## amber
## top_button_handler
module top_button_handler(
    input wire clk,
    input wire rst,
    input wire [3:0] btn,                
    input wire [3:0] sw_p,               
    input wire sw_au,                    
    input wire update_money,
    output reg [3:0] seg_0_data,         
    output reg [3:0] seg_1_data,         
    output reg [3:0] seg_2_data,         
    output reg [3:0] seg_3_data,          
    output wire rs, rw, en,
    output reg [3:0] led,
    output wire [7:0] data
);
    localparam SHOW_TIME = 62500;        
    localparam SHOW_STEP = 12500;        
    reg [7:0] product_count_ready[4:0];  
    reg [7:0] money;                
    reg [7:0] price[4:0];               
    reg [7:0] price_to_pay;                
    reg [7:0] unit;                
    reg [7:0] dozen;                
    reg [7:0] product_count_current;       
    reg [7:0] selected_product;            
    reg [3:0] flag_led;
    integer i;                           
    reg [127:0] lcd_line1;               
    reg [127:0] lcd_line2;                
    reg [31:0] counter;
    reg [1:0] flag_counter;
    reg [7:0] count_down;
    reg [7:0] pcc_n;                     
    reg [7:0] ptp_n;                     
    reg [7:0] unit_n;
    reg [7:0] dozen_n;
    reg [7:0] pcr_n;                     
    wire btn0_flag, btn1_flag, btn2_flag, btn3_flag;
    button_debounce db0 (.clk(clk), .rst(rst), .button_in(btn[0]), .button_flag(btn0_flag));
    button_debounce db1 (.clk(clk), .rst(rst), .button_in(btn[1]), .button_flag(btn1_flag));
    button_debounce db2 (.clk(clk), .rst(rst), .button_in(btn[2]), .button_flag(btn2_flag));
  ...
Size: about 5,300 cells after synthesis, about 470 flip-flops, ~0.038 mm2 of cells after synthesis.
==> flow/config.mk <==
export PLATFORM = sky130hd
export DESIGN_NAME = top_button_handler
export DESIGN_NICKNAME = top_button_handler
export VERILOG_FILES = /design/flow/design.v
export SDC_FILE = /design/flow/constraint.sdc
export NUM_CORES = 4
export LEC_CHECK = 0
export ABC_AREA = 1
export CAP_MARGIN = 20
export CELL_PAD_IN_SITES_DETAIL_PLACEMENT = 1
export CELL_PAD_IN_SITES_GLOBAL_PLACEMENT = 2
export CORE_ASPECT_RATIO = 0.83
export CORE_MARGIN = 3
export CORE_UTILIZATION = 31
export CTS_CLUSTER_SIZE = 30
export GPL_ROUTABILITY_DRIVEN = 0
export GPL_TIMING_DRIVEN = 1
export MAX_ROUTING_LAYER = met5
export MIN_ROUTING_LAYER = met2
export PLACE_DENSITY_LB_ADDON = 0.13
export SETUP_SLACK_MARGIN = 2.14
export SLEW_MARGIN = 20
export TNS_END_PERCENT = 70
==> flow/constraint.sdc <==
create_clock -name core_clock -period 32.1 [get_ports {clk}]
set_input_delay 6.4200 -clock core_clock [delete_from_list [all_inputs] [get_ports {clk}]]
set_output_delay 6.4200 -clock core_clock [all_outputs]
set_load 0.01 [all_outputs]
run.sh (not shown) runs the stock make flow with config.mk's settings and CLKGATE_MAP_FILE=.
### amber -> fjord
# amber
export LEC_CHECK = 0
export ABC_AREA = 1
export CAP_MARGIN = 20
export CELL_PAD_IN_SITES_DETAIL_PLACEMENT = 1
export CELL_PAD_IN_SITES_GLOBAL_PLACEMENT = 2
export CORE_ASPECT_RATIO = 0.83
export CORE_MARGIN = 3
export CORE_UTILIZATION = 31
export CTS_CLUSTER_SIZE = 30
export GPL_ROUTABILITY_DRIVEN = 0
export GPL_TIMING_DRIVEN = 1
export MAX_ROUTING_LAYER = met5
export MIN_ROUTING_LAYER = met2
export PLACE_DENSITY_LB_ADDON = 0.13
export SETUP_SLACK_MARGIN = 2.14
export SLEW_MARGIN = 20
export TNS_END_PERCENT = 70
create_clock -name core_clock -period 32.1 [get_ports {clk}]
# fjord
export LEC_CHECK = 0
export CAP_MARGIN = 20
export CORE_MARGIN = 2
export CORE_UTILIZATION = 22
export SLEW_MARGIN = 20
create_clock -name core_clock -period 21.0 [get_ports {clk}]
Findings:
- Horizontal die dimension: lower on amber
- Against amber, post-layout minimum cycle time in fjord came out better.
- NOTE: clock skew in fjord falls short of that of amber
Changes in harbor relative to fjord:
# fjord
export LEC_CHECK = 0
export CAP_MARGIN = 20
export CORE_MARGIN = 2
export CORE_UTILIZATION = 22
export SLEW_MARGIN = 20
create_clock -name core_clock -period 21.0 [get_ports {clk}]
# harbor
export LEC_CHECK = 0
export ABC_AREA = 1
export CAP_MARGIN = 20
export CORE_MARGIN = 2
export CORE_UTILIZATION = 68
export CTS_CLUSTER_SIZE = 96
export SLEW_MARGIN = 20
create_clock -name core_clock -period 11.6 [get_ports {clk}]
### Flow results
No final results exist for harbor, since it was stopped by error ODB-0269 during 5_1_grt. The higher total number of placement rows of harbor and fjord is in fjord. harbor and fjord ended up with roughly the same register share after synthesis. Delta (harbor minus fjord): total cells reported by yosys after synthesis +669. Going from fjord to harbor, sum of net half-perimeters after detailed placement -about 1.4%; compound-gate portion of the synthesized area went down 11 points; clock buffer count from CTS went down about 5.5%. Re post-CTS setup buffer count: harbor and fjord aren't equal, and the higher value belongs to harbor. Die area: harbor better than fjord. The area reported by Yosys stat was comparable across harbor and fjord. Re number of hold buffers added after cts: no difference whatsoever between harbor and fjord.
Modified inputs, willow compared to harbor
# harbor
export LEC_CHECK = 0
export ABC_AREA = 1
export CAP_MARGIN = 20
export CORE_MARGIN = 2
export CORE_UTILIZATION = 68
export CTS_CLUSTER_SIZE = 96
export SLEW_MARGIN = 20
create_clock -name core_clock -period 11.6 [get_ports {clk}]
# willow
export LEC_CHECK = 0
export ABC_AREA = 1
export CAP_MARGIN = 15
export CORE_MARGIN = 2
export CORE_UTILIZATION = 72
export CTS_CLUSTER_DIAMETER = 98
export CTS_CLUSTER_SIZE = 19
export SLEW_MARGIN = 40
create_clock -name core_clock -period 17.0 [get_ports {clk}]
==> results <==
willow reached the end of the flow, and the finished layout is clean on the timing, DRC and antenna checks. Die extent in y (higher): harbor. Measured against harbor, the instance area at placement of willow comes out at 0.934 times the reference value. Diff willow..harbor | synthesized area divided by synthesized cell count | unchanged. NOTE HPWL reported at the end of detailed placement harbor->willow decreased by a little under 10%. Placement-stage worst setup slack ended up 4.20 ns higher on willow than on harbor. willow: post-placement cell count 6.2% below harbor. Diff harbor -> willow: clock buffer count from CTS shows a reduction of 22, die extent in x fell by about 2.8%, core area -about 5%, portion of netlist area occupied by mux cells roughly the same.
[inputs] quartz vs willow
# willow
export LEC_CHECK = 0
export ABC_AREA = 1
export CAP_MARGIN = 15
export CORE_MARGIN = 2
export CORE_UTILIZATION = 72
export CTS_CLUSTER_DIAMETER = 98
export CTS_CLUSTER_SIZE = 19
export SLEW_MARGIN = 40
create_clock -name core_clock -period 17.0 [get_ports {clk}]
# quartz
export LEC_CHECK = 0
export ABC_AREA = 1
export CAP_MARGIN = 15
export CORE_MARGIN = 2
export CORE_UTILIZATION = 72
export CTS_CLUSTER_DIAMETER = 263
export SLEW_MARGIN = 20
create_clock -name core_clock -period 17.0 [get_ports {clk}]
Notes after the runs:
- Status quartz: flow complete, layout not clean - setup timing
- counter[23] as the startpoint of the worst setup timing path was reported by willow, and counter[26] by quartz.
- quartz has initial antenna violation count below what willow had.
- Higher wire length goes to quartz over willow.
Inputs modified between quartz and cedar:
# quartz
export LEC_CHECK = 0
export ABC_AREA = 1
export CAP_MARGIN = 15
export CORE_MARGIN = 2
export CORE_UTILIZATION = 72
export CTS_CLUSTER_DIAMETER = 263
export SLEW_MARGIN = 20
create_clock -name core_clock -period 17.0 [get_ports {clk}]
# cedar
export LEC_CHECK = 0
export CAP_MARGIN = 20
export CORE_MARGIN = 2
export CORE_UTILIZATION = 40
export GPL_ROUTABILITY_DRIVEN = 0
export SETUP_SLACK_MARGIN = -1.78
export SLEW_MARGIN = 15
create_clock -name core_clock -period 22.0 [get_ports {clk}]
## What came out
- Summary of quartz and cedar: one run falls short of a clean finish, namely quartz.
- quartz completed end to end; final checks failed (setup timing).
- Sequential fraction of total cell area was lower in the run labelled quartz.
- cedar vs quartz on reg2reg setup slack: cedar is the higher one.
- Register bit count reported by yosys: cedar vs quartz identical
- Critical path depth (cedar over quartz): decrease, 52%
- When the final numbers for cedar and quartz were put side by side, the met1 global-route usage turned out to be smaller in cedar.
- quartz reports its start point of the critical path as counter[26] while cedar reports counter[24].

* * *

== pepper ==
Starting RTL as in the previous note.
Settings: LEC_CHECK=0, ABC_AREA=0, CAP_MARGIN=5, CELL_PAD_IN_SITES_DETAIL_PLACEMENT=1, CELL_PAD_IN_SITES_GLOBAL_PLACEMENT=0, CORE_ASPECT_RATIO=0.83, CORE_MARGIN=3, CORE_UTILIZATION=31, CTS_CLUSTER_DIAMETER=62, CTS_CLUSTER_SIZE=79, GPL_ROUTABILITY_DRIVEN=1, GPL_TIMING_DRIVEN=0, HOLD_SLACK_MARGIN=-0.02, MAX_ROUTING_LAYER=met4, MIN_ROUTING_LAYER=met1, PLACE_DENSITY_LB_ADDON=0.13, SETUP_SLACK_MARGIN=2.14, SLEW_MARGIN=20, TNS_END_PERCENT=70; clock period 32.1 ns.
### pepper -> yarrow
- CTS_CLUSTER_SIZE: 79 -> unset
- CAP_MARGIN: 5 -> 20
- MAX_ROUTING_LAYER: met4 -> unset
- CORE_UTILIZATION: 31 -> 40
- CORE_ASPECT_RATIO: 0.83 -> unset
- CELL_PAD_IN_SITES_DETAIL_PLACEMENT: 1 -> unset
- TNS_END_PERCENT: 70 -> unset
- GPL_TIMING_DRIVEN: 0 -> unset
- MIN_ROUTING_LAYER: met1 -> unset
- PLACE_DENSITY_LB_ADDON: 0.13 -> unset
- CTS_CLUSTER_DIAMETER: 62 -> unset
- CELL_PAD_IN_SITES_GLOBAL_PLACEMENT: 0 -> unset
- CORE_MARGIN: 3 -> 2
- SETUP_SLACK_MARGIN: 2.14 -> unset
- HOLD_SLACK_MARGIN: -0.02 -> unset
- ABC_AREA: 0 -> unset
- GPL_ROUTABILITY_DRIVEN: 1 -> unset
- the clock period (ns, I/O delays scaled along): 32.1 -> 21.0
==> results <==
yarrow was carried through to the last stage, and its layout satisfied the timing, DRC and antenna checks.
Final cell area: yarrow below pepper
Compare pepper and yarrow | count of buffering cells on the critical path with inverters included lower: pepper
Against pepper as the reference, yarrow delivers a lower chip footprint.
Re synthesized area: no difference whatsoever between yarrow and pepper.
Diff pepper -> yarrow: count of clock-buffer cells in the layout picked up an extra 18; post-route worst hold slack moved down.
Higher sequential share of layout area was reported by yarrow, not pepper.
Diff pepper -> yarrow | largest clock skew in the final design | decrease of 0.025 ns
Cmp pepper and yarrow / relative area change from synthesis to final layout / higher: pepper
yarrow: critical path depth higher than pepper
### yarrow -> indigo
- CORE_UTILIZATION changed from 40 to 70
- CTS_CLUSTER_DIAMETER newly set to 379
- ABC_AREA newly set to 1
- CTS_CLUSTER_SIZE newly set to 90
- the clock period (ns, I/O delays scaled along) changed from 21.0 to 15.3
[summary]
- Flow for indigo halted at 5_1_grt, error code ODB-0269.
- [compare] base=yarrow new=indigo: post-detailed-placement cell area rose by about 5.5%; total cells reported by yosys after synthesis +14%.
- The die size number comes out higher for yarrow vs indigo.
- Relative to yarrow, the detailed placement HPWL measured on indigo has decreased by a few percent.
- indigo against yarrow: synthesized area roughly the same, number of rows in the core area has decreased, core region area shows a reduction of about 43%, area figure in the yosys stat output roughly the same.
### indigo -> violet
- ABC_AREA removed (was 1)
- CORE_UTILIZATION changed from 70 to 40
- CTS_CLUSTER_SIZE removed (was 90)
- CTS_CLUSTER_DIAMETER removed (was 379)
- the clock period (ns, I/O delays scaled along) changed from 15.3 to 22.0
==> comparison <==
On violet: number of gates resized after cts is 235 lower than what indigo gave. [compare] base=indigo new=violet: share of synthesized cell area in and, or, nand and nor gates went down; area of the core region went up; post-placement cell area went down; instance tally after logic synthesis went down; xor/xnor cell area share of the yosys netlist went up. As far as fraction of registers with async set or reset after synthesis goes, indigo and violet are indistinguishable; the numbers are identical. Against indigo, violet reports a total instance count after detailed placement that is lower. violet reached the end of the flow, and the finished layout is clean on the timing, DRC and antenna checks. Chip area of violet exceeds that of indigo by more than half.
